// gioco
module gioco(
	i_ani_stb,														 
	i_clk,															 
	i_rst,															 
	i_animate,														 
	i_dx, 															 
	i_sx,																 
	i_start,															 
	o_x1_pal, o_x2_pal,											 
	o_y1_pal, o_y2_pal,
	o_x1_nav, o_x2_nav,											 
	o_y1_nav, o_y2_nav,
	bri1,bri2,bri3,bri4,bri5,bri6,bri7,bri8,bri9,bri10, 
	ok, ko,															 
	ff_life															 
);
clock: 15.2 ns
lec_check: 0
cap_margin: 20
cell_pad_in_sites_detail_placement: 0
core_margin: 2
core_utilization: 62
cts_cluster_size: 21
min_routing_layer: met2
place_density_lb_addon: 0.1
setup_slack_margin: 1.92
slew_margin: 30
run.sh (not shown) runs the stock make flow with config.mk's settings and CLKGATE_MAP_FILE=.
The starting point never finished: it broke off in 5_1_grt with GRT-0116.
==> next run, changes <==
Settings changed: CAP_MARGIN 20 to 35, CELL_PAD_IN_SITES_DETAIL_PLACEMENT 0 to default, CORE_UTILIZATION 62 to 50, CTS_CLUSTER_DIAMETER from default to 168, CTS_CLUSTER_SIZE 21 to 100, MIN_ROUTING_LAYER met2 to met1, SETUP_SLACK_MARGIN 1.92 to 3.0, SLEW_MARGIN 30 to 20.
Result:
- The changed run finished with negative setup slack left
- synthesized cell count does not change
- die size is higher by 23%
- area after synthesis stays the same
==> next run, changes <==
Settings changed: CAP_MARGIN 35 to 20, CELL_PAD_IN_SITES_DETAIL_PLACEMENT from default to 2, CORE_UTILIZATION 50 to 62, CTS_CLUSTER_DIAMETER 168 to default, CTS_CLUSTER_SIZE 100 to 21, HOLD_SLACK_MARGIN from default to 0.26, MAX_ROUTING_LAYER from default to met4, MIN_ROUTING_LAYER met1 to met2, SETUP_SLACK_MARGIN 3.0 to 1.92, SLEW_MARGIN 20 to 30.
Outcome:
- Now the flow never finished: it broke off in 3_5_place_dp (DPL-0033)
- synthesized cell count is unchanged
- die area went down by 19%
- area after synthesis is unchanged
==> next run, changes <==
Settings changed: CELL_PAD_IN_SITES_DETAIL_PLACEMENT 2 to default, CORE_UTILIZATION 62 to 72, CTS_CLUSTER_SIZE 21 to default, HOLD_SLACK_MARGIN 0.26 to default, MAX_ROUTING_LAYER met4 to default, PLACE_DENSITY_LB_ADDON 0.1 to default, SETUP_SLACK_MARGIN 1.92 to default, SLEW_MARGIN 30 to 20.
Clock period 15.2 ns to 24.0 ns, I/O delays scaled along.
- The changed run failed in 5_1_grt
- synthesized area does not change
- die size shrinks by 14%
- synthesized cell count is unchanged
==> next run, changes <==
Settings changed: ABC_AREA from default to 1, CELL_PAD_IN_SITES_DETAIL_PLACEMENT from default to 1, CELL_PAD_IN_SITES_GLOBAL_PLACEMENT from default to 0, CORE_MARGIN 2 to 9, CORE_UTILIZATION 72 to 68, CTS_CLUSTER_SIZE from default to 70, GPL_ROUTABILITY_DRIVEN from default to 1, GPL_TIMING_DRIVEN from default to 0, SETUP_SLACK_MARGIN from default to -1.27, SLEW_MARGIN 20 to 25.
Outcome: This time the run failed in 3_5_place_dp with DPL-0033. Die area rose by a quarter to a third. Synthesized cell count is higher by a quarter to a third. Synthesized area grows by a few percent.
==> next run, changes <==
Settings changed: ABC_AREA 1 to default, CELL_PAD_IN_SITES_DETAIL_PLACEMENT 1 to default, CELL_PAD_IN_SITES_GLOBAL_PLACEMENT 0 to default, CORE_MARGIN 9 to 2, CTS_CLUSTER_SIZE 70 to 35, GPL_ROUTABILITY_DRIVEN 1 to default, GPL_TIMING_DRIVEN 0 to default, MIN_ROUTING_LAYER met2 to default, SETUP_SLACK_MARGIN -1.27 to default, SLEW_MARGIN 25 to 20.
Clock period 24.0 ns to 16.2 ns, I/O delays scaled along.
After rerunning: Now the flow finished but failed the layout checks on negative setup slack. Synthesized cell count fell by 23%. Area after synthesis shrinks by 5.7%. Die size falls by 21%.


Starting RTL as in the previous note.
==> flow/design.v (excerpt) <==
module gioco(
	i_ani_stb,														 
	i_clk,															 
	i_rst,															 
	i_animate,														 
	i_dx, 															 
	i_sx,																 
	i_start,															 
	o_x1_pal, o_x2_pal,											 
	o_y1_pal, o_y2_pal,
	o_x1_nav, o_x2_nav,											 
	o_y1_nav, o_y2_nav,
	bri1,bri2,bri3,bri4,bri5,bri6,bri7,bri8,bri9,bri10, 
	ok, ko,															 
	ff_life															 
);
clock: 30.5 ns
lec_check: 0
abc_area: 1
cap_margin: 20
cell_pad_in_sites_detail_placement: 2
core_aspect_ratio: 1.22
core_margin: 9
core_utilization: 55
gpl_timing_driven: 0
min_routing_layer: met2
place_density_lb_addon: 0.17
setup_slack_margin: 5.0
slew_margin: 20
The baseline never finished: it broke off in detailed placement.
Next try:
==> flow/config.mk (replaced) <==
export PLATFORM = sky130hd
export DESIGN_NAME = gioco
export DESIGN_NICKNAME = gioco
export VERILOG_FILES = /design/flow/design.v
export SDC_FILE = /design/flow/constraint.sdc
export NUM_CORES = 4
export LEC_CHECK = 0
export CAP_MARGIN = 20
export CORE_MARGIN = 2
export CORE_UTILIZATION = 58
export SLEW_MARGIN = 20
==> flow/constraint.sdc (replaced) <==
create_clock -name core_clock -period 12.0 [get_ports {i_clk}]
set_input_delay 2.4000 -clock core_clock [delete_from_list [all_inputs] [get_ports {i_clk}]]
set_output_delay 2.4000 -clock core_clock [all_outputs]
set_load 0.01 [all_outputs]
=>
- This time the run completed, yet does not pass: setup timing
- synthesized area went down by 5.7%
- die size went down by 24%
- synthesized cell count went down by 23%


Setup of job 395:
gioco again, from the RTL that the note above started with.
==> flow/config.mk <==
export PLATFORM = sky130hd
export DESIGN_NAME = gioco
export DESIGN_NICKNAME = gioco
export VERILOG_FILES = /design/flow/design.v
export SDC_FILE = /design/flow/constraint.sdc
export NUM_CORES = 4
export LEC_CHECK = 0
export ABC_AREA = 0
export CAP_MARGIN = 20
export CORE_MARGIN = 2
export CORE_UTILIZATION = 72
export CTS_CLUSTER_DIAMETER = 366
export CTS_CLUSTER_SIZE = 99
export GPL_ROUTABILITY_DRIVEN = 0
export PLACE_DENSITY = 0.42
export SLEW_MARGIN = 20
export TNS_END_PERCENT = 10
==> flow/constraint.sdc <==
create_clock -name core_clock -period 13.0 [get_ports {i_clk}]
set_input_delay 2.6000 -clock core_clock [delete_from_list [all_inputs] [get_ports {i_clk}]]
set_output_delay 2.6000 -clock core_clock [all_outputs]
set_load 0.01 [all_outputs]
As the logs show, job 395 stopped at clock tree synthesis (4_1_cts) after a tool error, so it never reached the end of the flow.
> inputs changed (job 395 -> job 4932)
- clearing GPL_ROUTABILITY_DRIVEN, which used to be 0
- clearing ABC_AREA, which used to be 0
- clearing TNS_END_PERCENT, which used to be 10
- swapping 72 for 67 in CORE_UTILIZATION
- clearing CTS_CLUSTER_SIZE, which used to be 99
- swapping 13.0 for 20.3 in the clock period (ns, I/O delays scaled along)
### Flow results
- Job 4932 reached the final stage; the timing, design-rule and antenna checks on its layout passed.
- For cell area reported after detailed placement, dividing the value from job 395 by the value from job 4932 gives 1.2.
- Diff job 4932..job 395 | sequential-to-total area share from yosys stat | unchanged
- The floorplan core density number comes out lower for job 4932 vs job 395.
- Compared with job 395, in job 4932 adder and majority cell fraction of the synthesized area shows no meaningful change; total number of placement rows saw an increase; horizontal die dimension went up 5.1 µm; overall die area +7.2%.
- Netlist area before placement: job 395 vs job 4932 identical
[inputs] job 4126 vs job 4932
- changing CORE_UTILIZATION from 67 to 40
- removing PLACE_DENSITY (formerly 0.42)
- removing CTS_CLUSTER_DIAMETER (formerly 366)
- changing the clock period (ns, I/O delays scaled along) from 20.3 to 24.0
==> results <==
Comparing job 4932 and job 4126, fraction of power spent switching nets is lower on job 4932. ff.o_xpal[1] as the startpoint of the worst setup timing path was reported by job 4126, and ff.o_ydirpal by job 4932. Job 4932 → job 4126: required arrival time at the worst endpoint moved up; y dimension of the die moved up; worst setup slack moved up; final standard cell area without fillers moved up.
[inputs] job 8904 vs job 4126
- putting CTS_CLUSTER_DIAMETER at 176 where nothing was set
- putting CTS_CLUSTER_SIZE at 100 where nothing was set
- swapping 40 for 70 in CORE_UTILIZATION
==> comparison <==
Comparing job 4126 and job 8904, the lower total cell area at the placement stage was measured on job 8904. Of job 4126 and job 8904, the run reporting the higher number of tapcells was job 4126. The count of non-filler cells in the finished layout of job 8904 falls short of that of job 4126 by 7.8%. Sort job 4126 and job 8904 by register share of the cell area desc -> top: job 8904. Re met1 usage in global routing: job 4126 was lower than job 8904. Compared with job 4126, job 8904 shows non-clock buffer total of the final layout that has gone down by a few percent. Diff job 4126 and job 8904: largest net degree at the start of global routing higher in job 8904.
Inputs modified between job 8904 and job 1674:
- changing CORE_MARGIN from 2 to 5
- changing CORE_UTILIZATION from 70 to 64
- removing CTS_CLUSTER_DIAMETER (formerly 176)
- removing CTS_CLUSTER_SIZE (formerly 100)
- Side by side, final instance area turned out higher in job 1674 than in job 8904.
- Going from job 8904 to job 1674, met2 wirelength from detailed routing decreased about 0.8%; die extent in x increased 12 µm; count of clock-buffer cells in the layout decreased 2.


run A:
gioco again, from the RTL that the note above started with.
==> flow/config.mk <==
export PLATFORM = sky130hd
export DESIGN_NAME = gioco
export DESIGN_NICKNAME = gioco
export VERILOG_FILES = /design/flow/design.v
export SDC_FILE = /design/flow/constraint.sdc
export NUM_CORES = 4
export LEC_CHECK = 0
export ABC_AREA = 1
export CAP_MARGIN = 35
export CORE_MARGIN = 2
export CORE_UTILIZATION = 72
export CTS_CLUSTER_DIAMETER = 366
export CTS_CLUSTER_SIZE = 10
export GPL_ROUTABILITY_DRIVEN = 0
export PLACE_DENSITY = 0.42
export SLEW_MARGIN = 20
export TNS_END_PERCENT = 10
==> flow/constraint.sdc <==
create_clock -name core_clock -period 13.0 [get_ports {i_clk}]
set_input_delay 2.6000 -clock core_clock [delete_from_list [all_inputs] [get_ports {i_clk}]]
set_output_delay 2.6000 -clock core_clock [all_outputs]
set_load 0.01 [all_outputs]
Run A: DPL-0033 in detailed placement (3_5_place_dp) -> run aborted
--- input diff run A..run B ---
Settings: a change of CTS_CLUSTER_SIZE from 10 to 99; a change of CAP_MARGIN from 35 to 20.
### Flow results
Run B -> run A: synthesized area delta 0, exact match
Delta (run B minus run A): die size did not really move, aoi/oai-family share of the synthesized area now sits at about the same level.
Re synthesized instance count: no difference whatsoever between run A and run B.
Diff run A..run B | mean instance size in the synthesized netlist | unchanged
Run B did not run to completion, as it errored out during clock tree synthesis (4_1_cts).
Taking run A as the reference, in run B post-synthesis net count now sits at about the same level, area fraction in and, or, nand and nor cells after synthesis level, proportion of register bits with asynchronous set or reset after synthesis held steady, height of the die ~0 delta.
Run B against run A: sequential-to-total area share from yosys stat about even; area fraction in full adders, half adders and majority gates level.
#### Input delta (run C over run B)
Settings: GPL_ROUTABILITY_DRIVEN: 0 -> unset; ABC_AREA: 1 -> unset; PLACE_DENSITY: 0.42 -> unset; TNS_END_PERCENT: 10 -> unset; CORE_UTILIZATION: 72 -> 58; CTS_CLUSTER_SIZE: 99 -> unset; CTS_CLUSTER_DIAMETER: 366 -> unset; the clock period (ns, I/O delays scaled along): 13.0 -> 14.8.
--- outcome ---
Run C had finished all stages when the layout checks came back failing, citing negative setup slack. Die boundary height, run B and run C: higher on run C. Measured against run C, the net count after synthesis of run B comes out at 1.3 times the reference value. Cmp run C vs run B: worst slack at placement higher in run C. Yosys stat cell total ended up about 23% lower on run C than on run B. Run B → run C: synthesized chip area reported by yosys now smaller; die area now larger; area of the core region now larger; fraction of the mapped netlist area in adder cells now larger. Synthesized cell count: lower on run C.
No activity file was given, so power comes from the tool's default toggle rates.
